==> 11-27: inputs <==
Design triangle, start of the top module:
module triangle(clk, reset, nt, xi, yi, busy, po, xo, yo);
input        clk, reset, nt;
input  [2:0] xi, yi;
output       busy, po;
output [2:0] xo, yo;
reg busy, po;
reg [4:0] state, next_state;  
reg [6:0] x_cor[0:2];         
reg [6:0] y_cor[0:2];         
reg [1:0] s0_count;           
reg s1_count;                 
reg s2_count;                 
reg s7_count;                 
reg [4:0] horiz;              
reg [3:0] out_count;          
reg signed [8:0] a[0:1];      
reg signed [8:0] b[0:1];      
reg signed [8:0] c[0:1];      
reg [3:0] ep, save_ep;        
reg signed [7:0] value;       
reg [1:0] o_idx;              
reg [2:0] xo, yo;             
reg loc;                      
reg [3:0] start;              
parameter s0=5'd0,s1=5'd1,s2=5'd2,s3=5'd3,s4=5'd4,s5=5'd5,s6=5'd6,s7=5'd7;
integer i,j;
always @(posedge clk or posedge reset)begin
    if(reset) state<=s0;
    else state<=next_state;
end
always @(*)begin
    case(state)
        s0:next_state=(s0_count==2'd3)?s1:s0;
        s1:next_state=(s1_count==1'b1)?s2:s1;
        s2:next_state=(out_count==y_cor[0]||out_count==y_cor[1]||out_count==y_cor[2])?s5:((s2_count==1'b1)?((value==8'd0)?s5:((value[7]==1'b0)?s3:s4)):s2);
        s3:next_state=(o_idx==2'd2)?s5:s2;
        s4:next_state=(o_idx==2'd1)?s5:s2;
        s5:next_state=(out_count==y_cor[0]||out_count==y_cor[2])?s6:((loc==1'b0)?((out_count==y_cor[1])?((start==x_cor[1])?s6:s5):((start==ep)?s6:s5)):((start==x_cor[0])?s6:s5));
        s6:next_state=(out_count==y_cor[2])?s7:s2;
        s7:next_state=(s7_count==1'b1)?s0:s7;
        default:next_state=s0;
    endcase
end
always @(posedge clk or posedge reset)begin
    if(reset) busy<=1'b0;
    else begin
        if(state==s7&&s7_count==1'b1) busy<=1'b0;
  ...
Settings: LEC_CHECK=0, ABC_AREA=1, CAP_MARGIN=20, CORE_MARGIN=2, CORE_UTILIZATION=72, CTS_CLUSTER_DIAMETER=54, CTS_CLUSTER_SIZE=90, HOLD_SLACK_MARGIN=0.28, PLACE_DENSITY_LB_ADDON=0.27, SETUP_SLACK_MARGIN=-0.16, SLEW_MARGIN=20; clock period 2.63 ns.
run.sh (not shown) runs the stock make flow with config.mk's settings and CLKGATE_MAP_FILE=.
==> 02-22 (differences from 11-27) <==
ABC_AREA = default   (was 1)
CORE_UTILIZATION = 40   (was 72)
CTS_CLUSTER_DIAMETER = default   (was 54)
CTS_CLUSTER_SIZE = default   (was 90)
HOLD_SLACK_MARGIN = default   (was 0.28)
PLACE_DENSITY_LB_ADDON = default   (was 0.27)
SETUP_SLACK_MARGIN = default   (was -0.16)
==> flow/constraint.sdc (replaced) <==
create_clock -name core_clock -period 4.12 [get_ports {clk}]
set_input_delay 0.8240 -clock core_clock [delete_from_list [all_inputs] [get_ports {clk}]]
set_output_delay 0.8240 -clock core_clock [all_outputs]
set_load 0.01 [all_outputs]
==> 05-20 (differences from 11-27) <==
CAP_MARGIN = 0   (was 20)
CORE_ASPECT_RATIO = 1.39   (was default)
CTS_CLUSTER_DIAMETER = 34   (was 54)
CTS_CLUSTER_SIZE = 19   (was 90)
HOLD_SLACK_MARGIN = default   (was 0.28)
PLACE_DENSITY_LB_ADDON = 0.15   (was 0.27)
SETUP_SLACK_MARGIN = default   (was -0.16)
SLEW_MARGIN = 0   (was 20)
==> results.sh <==
# flow metrics
export IMPL_outcome="finished with violations"
export IMPL_so_violations="setup timing"
export IMPL_yosys_stat_cells=1005
export IMPL_setup_ws_ns=-0.277
export IMPL_vias_per_cell=4.88
export IMPL_finalSetupViolCount=5
export IMPL_grt_pass1_vias=7162
That was 02-22.
==> results.sh <==
# flow metrics
export IMPL_so_violations="setup timing"
export IMPL_outcome="finished with violations"
export IMPL_setup_ws_ns=-2.03
export IMPL_finalSetupViolCount=27
That was 11-27.
==> results.sh <==
# flow metrics
export IMPL_yosys_stat_cells=1305
export IMPL_setup_ws_ns=-2.20
export IMPL_outcome="finished with violations"
export IMPL_finalSetupViolCount=31
export IMPL_power_density_nw_per_um2=249
export IMPL_grt_pass1_vias=10500
export IMPL_so_violations="setup timing"
export IMPL_hold_viol_final=0
That was 05-20.

==> try-tundra: inputs <==
==> flow/design.v <==
`timescale 100ps/10ps
module triangle(clk, reset, nt, xi, yi, busy, po, xo, yo);
input        clk, reset, nt;
input  [2:0] xi, yi;
output       busy, po;
output [2:0] xo, yo;
reg busy, po;
reg [4:0] state, next_state;  
reg [6:0] x_cor[0:2];         
reg [6:0] y_cor[0:2];         
reg [1:0] s0_count;           
reg s1_count;                 
reg s2_count;                 
reg s7_count;                 
reg [4:0] horiz;              
reg [3:0] out_count;          
reg signed [8:0] a[0:1];      
reg signed [8:0] b[0:1];      
reg signed [8:0] c[0:1];      
reg [3:0] ep, save_ep;        
reg signed [7:0] value;       
reg [1:0] o_idx;              
reg [2:0] xo, yo;             
reg loc;                      
reg [3:0] start;              
parameter s0=5'd0,s1=5'd1,s2=5'd2,s3=5'd3,s4=5'd4,s5=5'd5,s6=5'd6,s7=5'd7;
integer i,j;
always @(posedge clk or posedge reset)begin
    if(reset) state<=s0;
    else state<=next_state;
end
always @(*)begin
    case(state)
        s0:next_state=(s0_count==2'd3)?s1:s0;
        s1:next_state=(s1_count==1'b1)?s2:s1;
        s2:next_state=(out_count==y_cor[0]||out_count==y_cor[1]||out_count==y_cor[2])?s5:((s2_count==1'b1)?((value==8'd0)?s5:((value[7]==1'b0)?s3:s4)):s2);
        s3:next_state=(o_idx==2'd2)?s5:s2;
        s4:next_state=(o_idx==2'd1)?s5:s2;
        s5:next_state=(out_count==y_cor[0]||out_count==y_cor[2])?s6:((loc==1'b0)?((out_count==y_cor[1])?((start==x_cor[1])?s6:s5):((start==ep)?s6:s5)):((start==x_cor[0])?s6:s5));
        s6:next_state=(out_count==y_cor[2])?s7:s2;
        s7:next_state=(s7_count==1'b1)?s0:s7;
        default:next_state=s0;
    endcase
end
always @(posedge clk or posedge reset)begin
    if(reset) busy<=1'b0;
    else begin
        if(state==s7&&s7_count==1'b1) busy<=1'b0;
        else if(state==s0&&s0_count==2'd0&&nt==1'b0) busy<=1'b0;
        else busy<=1'b1;
    end
end
always @(posedge clk or posedge reset)begin
    if(reset) s0_count<=2'd0;
    else begin
        if(state==s7) s0_count<=2'd0;
        else if(state==s0&&s0_count==2'd0&&nt==1'b0) s0_count<=2'd0;
        else s0_count<=s0_count+2'd1;
    end
end
always @(posedge clk or posedge reset)begin
    if(reset)begin
        s1_count<=1'b0;
    end
    else begin
        if(state==s1) s1_count<=1'b1;
        else s1_count<=1'b0;
    end
end
always @(posedge clk or posedge reset)begin
    if(reset)begin
        s2_count<=1'b0;
    end
    else begin
        if(state==s2) s2_count<=1'b1;
        else s2_count<=1'b0;
    end
end
always @(posedge clk or posedge reset)begin
    if(reset)begin
        s7_count<=1'b0;
    end
    else begin
        if(state==s7) s7_count<=1'b1;
        else s7_count<=1'b0;
    end
end
always @(posedge clk or posedge reset)begin
    if(reset)begin
        loc<=1'b0;
    end
    else begin
        if(state==s1)begin
            if(x_cor[1]>x_cor[0]) loc<=1'b0;
            else loc<=1'b1;
        end
    end
end
always @(posedge clk or posedge reset)begin
    if(reset)begin
        for(i=0;i<2;i=i+1)begin
            a[i]<=9'd0;
        end
    end
    else begin
        case(state)
            s1:begin
                if(loc==1'b0)begin
                    a[0]<=($signed(y_cor[1])-$signed(y_cor[0]));
                    a[1]<=($signed(y_cor[2])-$signed(y_cor[1]));
                end
                else begin
                    a[0]<=($signed(y_cor[1])-$signed(y_cor[0]));
                    a[1]<=(~($signed(y_cor[2])-$signed(y_cor[1])))+9'd1;
                end
            end
        endcase
    end
end
always @(posedge clk or posedge reset)begin
    if(reset)begin
        for(i=0;i<2;i=i+1)begin
            b[i]<=9'd0;
        end
    end
    else begin
        case(state)
            s1:begin
                if(loc==1'b0)begin
                    b[0]<=(~($signed(x_cor[1])-$signed(x_cor[0])))+9'd1;
                    b[1]<=(~($signed(x_cor[2])-$signed(x_cor[1])))+9'd1;
                end
                else begin
                    b[0]<=(~($signed(x_cor[1])-$signed(x_cor[0])))+9'd1;
                    b[1]<=($signed(x_cor[2])-$signed(x_cor[1]));
                end
            end
        endcase
    end
end
always @(posedge clk or posedge reset)begin
    if(reset)begin
        for(i=0;i<2;i=i+1)begin
            c[i]<=9'd0;
        end
    end
    else begin
        case(state)
            s1:begin
                if(loc==1'b0)begin
                    c[0]<=($signed(y_cor[0]*x_cor[1])-$signed(y_cor[1]*x_cor[0]));
                    c[1]<=($signed(y_cor[1]*x_cor[2])-$signed(y_cor[2]*x_cor[1]));
                end
                else begin
                    c[0]<=($signed(y_cor[0]*x_cor[1])-$signed(y_cor[1]*x_cor[0]));
                    c[1]<=(~($signed(y_cor[1]*x_cor[2])-$signed(y_cor[2]*x_cor[1])))+9'd1;
                end
            end
        endcase
    end
end
always @(posedge clk or posedge reset)begin
    if(reset)begin
        for(i=0;i<3;i=i+1)begin
            x_cor[i]<=7'd0;
        end
    end
    else begin
        case(state)
            s0:begin
                x_cor[s0_count]<=xi;
            end
        endcase
    end
end
always @(posedge clk or posedge reset)begin
    if(reset)begin
        for(i=0;i<3;i=i+1)begin
            y_cor[i]<=7'd0;
        end
    end
    else begin
        case(state)
            s0:begin
                y_cor[s0_count]<=yi;
            end
        endcase
    end
end
always @(posedge clk or posedge reset)begin
    if(reset) begin
        horiz<=5'd0;
    end
    else begin
        case(state)
            s1:begin
                horiz<=(x_cor[1]-x_cor[0]);
            end
        endcase
    end
end
always @(posedge clk or posedge reset)begin
    if(reset)begin
        out_count<=4'd0;
    end
    else begin
        case(state)
            s1:out_count<=y_cor[0];
            s6:out_count<=out_count+4'd1;
        endcase
    end
end
always @(posedge clk or posedge reset)begin
    if(reset)begin
        ep<=4'd0;
    end
    else begin
        if(loc==1'b0)begin
            if(state==s6) ep<=save_ep;
            else if(state==s3)begin
                if(out_count<y_cor[1])begin
                    if(o_idx==2'd2) ep<=ep;
                    else ep<=ep+4'd1;
                end
                else ep<=ep-4'd1;
            end
            else if(state==s4)begin
                if(out_count<y_cor[1]) ep<=ep-4'd1;
                else begin
                    if(o_idx==2'd1) ep<=ep;
                    else ep<=ep+4'd1;
                end
            end
            else ep<=ep;
        end
        else begin
            if(state==s6) ep<=save_ep;
            else if(state==s3)begin
                if(out_count<y_cor[1])begin
                    if(o_idx==2'd2) ep<=ep;
                    else ep<=ep-4'd1;
                end
                else ep<=ep+4'd1;
            end
            else if(state==s4)begin
                if(out_count<y_cor[1]) ep<=ep+4'd1;
                else begin
                    if(o_idx==2'd1) ep<=ep;
                    else ep<=ep-4'd1;
                end
            end
            else ep<=ep;
        end
    end
end
always @(posedge clk or posedge reset)begin
    if(reset)begin
        o_idx<=2'd0;
    end
    else begin
        if(state==s3) o_idx<=2'd1;
        else if(state==s4) o_idx<=2'd2;
        else if(state==s5) o_idx<=2'd0;
    end
end
always @(posedge clk or posedge reset)begin
    if(reset)begin
        save_ep<=4'd0;
    end
    else begin
        if(state==s1) save_ep<=(x_cor[0]+x_cor[1])>>1;
    end
end
always @(posedge clk or posedge reset)begin
    if(reset)begin
        value<=8'd0;
    end
    else begin
        if(state==s2) begin
            if(out_count==y_cor[0]||out_count==y_cor[1]||out_count==y_cor[2]) value<=8'd0;
            else if(out_count<y_cor[1]) begin
                value<=(a[0]*$signed(ep))+(b[0]*$signed(out_count))+c[0];
            end
            else begin
                value<=(a[1]*$signed(ep))+(b[1]*$signed(out_count))+c[1];
            end
        end
    end
end
always @(posedge clk or posedge reset)begin
    if(reset) po<=1'b0;
    else if(state==s5) po<=1'b1;
    else po<=1'b0;
end
always @(posedge clk)begin
    if(state==s5) start<=start+4'd1;
    else begin
        if(loc==1'b0) start<=x_cor[0];
        else begin
            if(out_count==y_cor[1]) start<=x_cor[1];
            else start<=ep;
        end
    end
end
always @(posedge clk or posedge reset)begin
    if(reset)begin
        xo<=3'd0;
    end
    else begin
        if(state==s5)begin
            if(out_count==y_cor[0]) xo<=x_cor[0];
            else if(out_count==y_cor[2]) xo<=x_cor[2];
            else xo<=start;
        end
    end
end
always @(posedge clk or posedge reset)begin
    if(reset)begin
        yo<=3'd0;
    end
    else begin
        if(state==s5)begin
            if(out_count==y_cor[0]) yo<=y_cor[0];
            else if(out_count==y_cor[2]) yo<=y_cor[2];
            else yo<=out_count;
        end
    end
end
endmodule
==> flow/run.sh <==
#!/bin/bash
# the make line also repeats each setting of config.mk as NAME=value (left out here)
make -C /OpenROAD-flow-scripts/flow DESIGN_CONFIG=/design/flow/config.mk WORK_HOME=/design/flow/orfs CLKGATE_MAP_FILE= finish
==> flow/config.mk <==
export PLATFORM = sky130hd
export DESIGN_NAME = triangle
export DESIGN_NICKNAME = triangle
export VERILOG_FILES = /design/flow/design.v
export SDC_FILE = /design/flow/constraint.sdc
export NUM_CORES = 4
export LEC_CHECK = 0
export CAP_MARGIN = 20
export CORE_MARGIN = 7
export CORE_UTILIZATION = 40
export GPL_TIMING_DRIVEN = 0
export MIN_ROUTING_LAYER = met2
export PLACE_DENSITY_LB_ADDON = 0.15
export SLEW_MARGIN = 20
==> flow/constraint.sdc <==
create_clock -name core_clock -period 4.03 [get_ports {clk}]
set_input_delay 0.8060 -clock core_clock [delete_from_list [all_inputs] [get_ports {clk}]]
set_output_delay 0.8060 -clock core_clock [all_outputs]
set_load 0.01 [all_outputs]
==> try-xenon (differences from try-tundra) <==
- ABC_AREA: default -> 1
- CORE_MARGIN: 7 -> 2
- CORE_UTILIZATION: 40 -> 72
- GPL_TIMING_DRIVEN: 0 -> default
- MIN_ROUTING_LAYER: met2 -> default
- PLACE_DENSITY_LB_ADDON: 0.15 -> 0.19
- SETUP_SLACK_MARGIN: default -> -0.09
==> flow/constraint.sdc (replaced) <==
create_clock -name core_clock -period 3.94 [get_ports {clk}]
set_input_delay 0.7880 -clock core_clock [delete_from_list [all_inputs] [get_ports {clk}]]
set_output_delay 0.7880 -clock core_clock [all_outputs]
set_load 0.01 [all_outputs]
==> results.cfg <==
; yosys + openroad results
[status]
status = finished with violations
so_faults = negative setup slack

[sta]
finalSetupViolations = 6
layout_setup_ws_ns = -0.616

[placed_design]
dp_cells = 1546

[critical_path]
cp-startpoint = ep[3]$_DFFE_PP0P_

[floorplan]
chipWidth_um = 124

[detailed_routing]
dr.pass1.iters = 5
The numbers above come from try-xenon.

==> results.cfg <==
; yosys + openroad results
[status]
status = finished with violations
so_faults = negative setup slack

[sta]
layout_setup_ws_ns = -0.473
finalSetupViolations = 5

[placed_design]
dp_cells = 1346

[detailed_routing]
dr.pass1.iters = 9

[floorplan]
chipWidth_um = 171
The numbers above come from try-tundra.

